==> inputs of trial 22 <==
==> flow/design.v <==
module maindec(
	input	[ 5:0]	op,
	output			memtoreg, memwrite, branch, alusrc, regdst, regwrite, jump,
	output	[ 1:0]	aluop,
	output			mulORreg, pcORreg, hilo, dstOR31, jr, wehi, welo,
	input [5:0] funct);
	reg 	[ 15:0]	controls;
	assign {regwrite, regdst, alusrc, branch, memwrite, memtoreg, jump, aluop, 
				mulORreg, pcORreg, hilo, dstOR31, jr, wehi, welo} = controls;
	always @(*)
		case(op)
			6'b000000: begin
						  case(funct)
								6'b011001: controls <= 16'b0000000000000011;  
								6'b010010: controls <= 16'b1100000001010000;  
								6'b010000: controls <= 16'b1100000001000000;  
								6'b001000: controls <= 16'b0000000000000100;  
								default:	controls <=   16'b1100000100000000;    
						  endcase
						  end
			6'b100011: controls <= 16'b1010010000000000;  
			6'b101011: controls <= 16'b0010100000000000;  
			6'b000100: controls <= 16'b0001000010000000;  
			6'b001000: controls <= 16'b1010000000000000;  
			6'b000010: controls <= 16'b0000001000000000;  
			6'b000011: controls <= 16'b1000001000101000;  
			default:   controls <= 16'bxxxxxxxxxxxxxxxx;  
		endcase
endmodule
module aludec(
	input		[5:0]	funct,
	input		[1:0]	aluop,
	output reg	[2:0]	alucontrol );
	always @(*)
		case(aluop)
			2'b00: alucontrol <= 3'b010;   
			2'b01: alucontrol <= 3'b110;   
			default: case(funct)           
				6'b100000: alucontrol <= 3'b010;  
				6'b100010: alucontrol <= 3'b110;  
				6'b100100: alucontrol <= 3'b000;  
				6'b100101: alucontrol <= 3'b001;  
				6'b101010: alucontrol <= 3'b111;  
				default:   alucontrol <= 3'bxxx;  
			endcase
		endcase
endmodule
module alu(
	input		[31:0]	a, b, 
	input		[ 2:0]	alucont, 
	output reg	[31:0]	result,
	output			zero );
	wire	[31:0]	b2, sum, slt;
	assign b2 = alucont[2] ? ~b:b; 
	assign sum = a + b2 + alucont[2];
	assign slt = sum[31];
	always@(*)
		case(alucont[1:0])
			2'b00: result <= a & b;
			2'b01: result <= a | b;
			2'b10: result <= sum;
			2'b11: result <= slt;
		endcase
	assign zero = (result == 32'b0);
endmodule
module multiplier(
   input [31:0] a, b,
	output [63:0] c);
	assign c = a * b;
endmodule
module adder(
	input	[31:0]	a, b,
	output	[31:0]	y );
	assign y = a + b;
endmodule
module sl2(
	input	[31:0]	a,
	output	[31:0]	y );
	assign y = {a[29:0], 2'b00};
endmodule
module signext(
	input	[15:0]	a,
	output	[31:0]	y );
	assign y = {{16{a[15]}}, a};
endmodule
module Dreg(
   input clk, reset, we,
	input [31:0] d,
	output reg [31:0] q
);
	always@(posedge clk, posedge reset)
		if(reset) q <= 32'b0;
		else 
				if(we) q <= d;
				else q <= q;
endmodule
module flopr #(parameter WIDTH = 8) (
	input					clk, reset,
	input		[WIDTH-1:0]	d, 
	output reg	[WIDTH-1:0]	q);
	always @(posedge clk, posedge reset)
		if (reset) q <= 0;
		else       q <= d;
endmodule
module mux2 #(parameter WIDTH = 8) (
	input	[WIDTH-1:0]	d0, d1, 
	input				s, 
	output	[WIDTH-1:0]	y );
	assign y = s ? d1 : d0; 
endmodule
module regfile(	
	input			clk, 
	input			we3, 
	input 	[ 4:0]	ra1, ra2, wa3, 
	input	[31:0] 	wd3, 
	output 	[31:0] 	rd1, rd2,
	input	[ 4:0] 	ra4,
	output 	[31:0] 	rd4);
	reg		[31:0]	rf[31:0];
    always @(posedge clk)
        if (we3)
			if (~ wa3[4])
				rf[{0,wa3[3:0]}] <= wd3;
			else
				rf[{1,wa3[3:0]}] <= wd3;
	assign rd1 = (ra1 != 0) ? rf[ra1[4:0]] : 0;
	assign rd2 = (ra2 != 0) ? rf[ra2[4:0]] : 0;
	assign rd4 = (ra4 != 0) ? rf[ra4[4:0]] : 0;
endmodule
module controller(
	input	[5:0]	op, funct,
	input			zero,
	output			memtoreg, memwrite, pcsrc, alusrc, regdst, regwrite, jump,
	output	[2:0]	alucontrol,
	output			mulORreg, pcORreg, hilo, dstOR31, jr, wehi, welo);
	wire	[1:0]	aluop;
	wire			branch;
	maindec	md(op, memtoreg, memwrite, branch, alusrc, regdst, regwrite, jump, aluop,
					mulORreg, pcORreg, hilo, dstOR31, jr, wehi, welo, funct);
	aludec	ad(funct, aluop, alucontrol);
	assign pcsrc = branch & zero;
endmodule
module datapath(
	input			clk, reset, memtoreg, pcsrc, alusrc, regdst, regwrite, jump,
	input	[2:0]	alucontrol,
	output			zero,
	output	[31:0]	pc,
	input	[31:0]	instr,
	output	[31:0]	aluout, writedata,
	input	[31:0]	readdata,
	input	[ 4:0]	dispSel,
	output	[31:0]	dispDat,
	input mulORreg, pcORreg, hilo, dstOR31, jr, wehi, welo);
	wire [4:0]  writereg, writereg_result;
	wire [31:0] pcnext, pcnextbr, pcplus4, pcbranch, signimm, signimmsh, srca, srcb, memtoreg_result;
	wire[63:0] product;
	wire [31:0] outHi, outLo, outHiLo, mulORreg_result, pcORreg_result, jrmux_result;
	flopr #(32) pcreg(clk, reset, jrmux_result, pc);
	adder       pcadd1(pc, 32'b100, pcplus4);
	sl2         immsh(signimm, signimmsh);
	adder       pcadd2(pcplus4, signimmsh, pcbranch);
	mux2 #(32)  pcbrmux(pcplus4, pcbranch, pcsrc, pcnextbr);
	mux2 #(32)  pcmux(pcnextbr, {pcplus4[31:28], instr[25:0], 2'b00}, jump, pcnext);
	mux2 #(32)  JRmux(pcnext, srca, jr, jrmux_result);
	regfile		rf(clk, regwrite, instr[25:21], instr[20:16], writereg, pcORreg_result, srca, writedata, dispSel, dispDat);
	mux2 #(5)	wrmux(instr[20:16], instr[15:11], regdst, writereg_result);
	mux2 #(5)	dst31Mux(writereg_result, 5'd31, dstOR31, writereg);
	mux2 #(32)	resmux(aluout, readdata, memtoreg, memtoreg_result);
	mux2 #(32) mulregMux(memtoreg_result, outHiLo, mulORreg, mulORreg_result);
	mux2 #(32) PCregMux(mulORreg_result, pcplus4, pcORreg, pcORreg_result);
	signext		se(instr[15:0], signimm);
	mux2 #(32)	srcbmux(writedata, signimm, alusrc, srcb);
	alu			alu(srca, srcb, alucontrol, aluout, zero);
	multiplier mul(srca, srcb, product);
	Dreg dhi(clk, reset, wehi, product[63:32], outHi);
	Dreg dlo(clk, reset, welo, product[31:0], outLo);
	mux2 #(32) HiLomux(outHi, outLo, hilo, outHiLo);
endmodule
module mips(
	input        	clk, reset,
	output	[31:0]	pc,
	input 	[31:0]	instr,
	output			memwrite,
	output	[31:0]	aluout, writedata,
	input 	[31:0]	readdata,
	input	[ 4:0]	dispSel,
	output	[31:0]	dispDat );
	wire 			memtoreg, pcsrc, zero, alusrc, regdst, regwrite, jump;
	wire	[2:0] 	alucontrol;
	wire			mulORreg, pcORreg, hilo, dstOR31, jr, wehi, welo;
	controller c(instr[31:26], instr[5:0], zero,
				memtoreg, memwrite, pcsrc,
				alusrc, regdst, regwrite, jump,
				alucontrol,
				mulORreg, pcORreg, hilo, dstOR31, jr, wehi, welo);
	datapath dp(clk, reset, memtoreg, pcsrc,
				alusrc, regdst, regwrite, jump,
				alucontrol, zero, pc, instr, aluout, 
				writedata, readdata, dispSel, dispDat,
				mulORreg, pcORreg, hilo, dstOR31, jr, wehi, welo);
endmodule
==> flow/run.sh <==
#!/bin/bash
# the make line also repeats each setting of config.mk as NAME=value (left out here)
make -C /OpenROAD-flow-scripts/flow DESIGN_CONFIG=/design/flow/config.mk WORK_HOME=/design/flow/orfs CLKGATE_MAP_FILE= finish
==> flow/config.mk <==
export PLATFORM = sky130hd
export DESIGN_NAME = mips
export DESIGN_NICKNAME = mips
export VERILOG_FILES = /design/flow/design.v
export SDC_FILE = /design/flow/constraint.sdc
export NUM_CORES = 4
export LEC_CHECK = 0
export CAP_MARGIN = 0
export CORE_ASPECT_RATIO = 0.94
export CORE_MARGIN = 2
export CORE_UTILIZATION = 72
export CTS_CLUSTER_DIAMETER = 262
export CTS_CLUSTER_SIZE = 58
export PLACE_DENSITY_LB_ADDON = 0.01
export SLEW_MARGIN = 20
==> flow/constraint.sdc <==
create_clock -name core_clock -period 9.77 [get_ports {clk}]
set_input_delay 1.9540 -clock core_clock [delete_from_list [all_inputs] [get_ports {clk}]]
set_output_delay 1.9540 -clock core_clock [all_outputs]
set_load 0.01 [all_outputs]
==> trial 35: changes against trial 22 <==
==> flow/config.mk (replaced) <==
export PLATFORM = sky130hd
export DESIGN_NAME = mips
export DESIGN_NICKNAME = mips
export VERILOG_FILES = /design/flow/design.v
export SDC_FILE = /design/flow/constraint.sdc
export NUM_CORES = 4
export LEC_CHECK = 0
export CAP_MARGIN = 20
export CORE_MARGIN = 2
export CORE_UTILIZATION = 66
export CTS_CLUSTER_SIZE = 47
export SLEW_MARGIN = 20
==> flow/constraint.sdc (replaced) <==
create_clock -name core_clock -period 6.4 [get_ports {clk}]
set_input_delay 1.2800 -clock core_clock [delete_from_list [all_inputs] [get_ports {clk}]]
set_output_delay 1.2800 -clock core_clock [all_outputs]
set_load 0.01 [all_outputs]
==> trial 79: changes against trial 22 <==
==> flow/config.mk (replaced) <==
export PLATFORM = sky130hd
export DESIGN_NAME = mips
export DESIGN_NICKNAME = mips
export VERILOG_FILES = /design/flow/design.v
export SDC_FILE = /design/flow/constraint.sdc
export NUM_CORES = 4
export LEC_CHECK = 0
export CAP_MARGIN = 20
export CELL_PAD_IN_SITES_DETAIL_PLACEMENT = 2
export CELL_PAD_IN_SITES_GLOBAL_PLACEMENT = 2
export CORE_MARGIN = 2
export CORE_UTILIZATION = 20
export SLEW_MARGIN = 20
==> flow/constraint.sdc (replaced) <==
create_clock -name core_clock -period 12.0 [get_ports {clk}]
set_input_delay 2.4000 -clock core_clock [delete_from_list [all_inputs] [get_ports {clk}]]
set_output_delay 2.4000 -clock core_clock [all_outputs]
set_load 0.01 [all_outputs]
==> summary of the runs <==
- Trial 79 completed without violations. Trial 22 ended with an error in detailed placement (3_5_place_dp). Trial 35 did not get past global routing (5_1_grt).
- In synthesized cell count, trial 79 and trial 22 do not differ.
- In area after synthesis, trial 35 and trial 79 do not differ.
- Die area: trial 22 < trial 35 < trial 79.
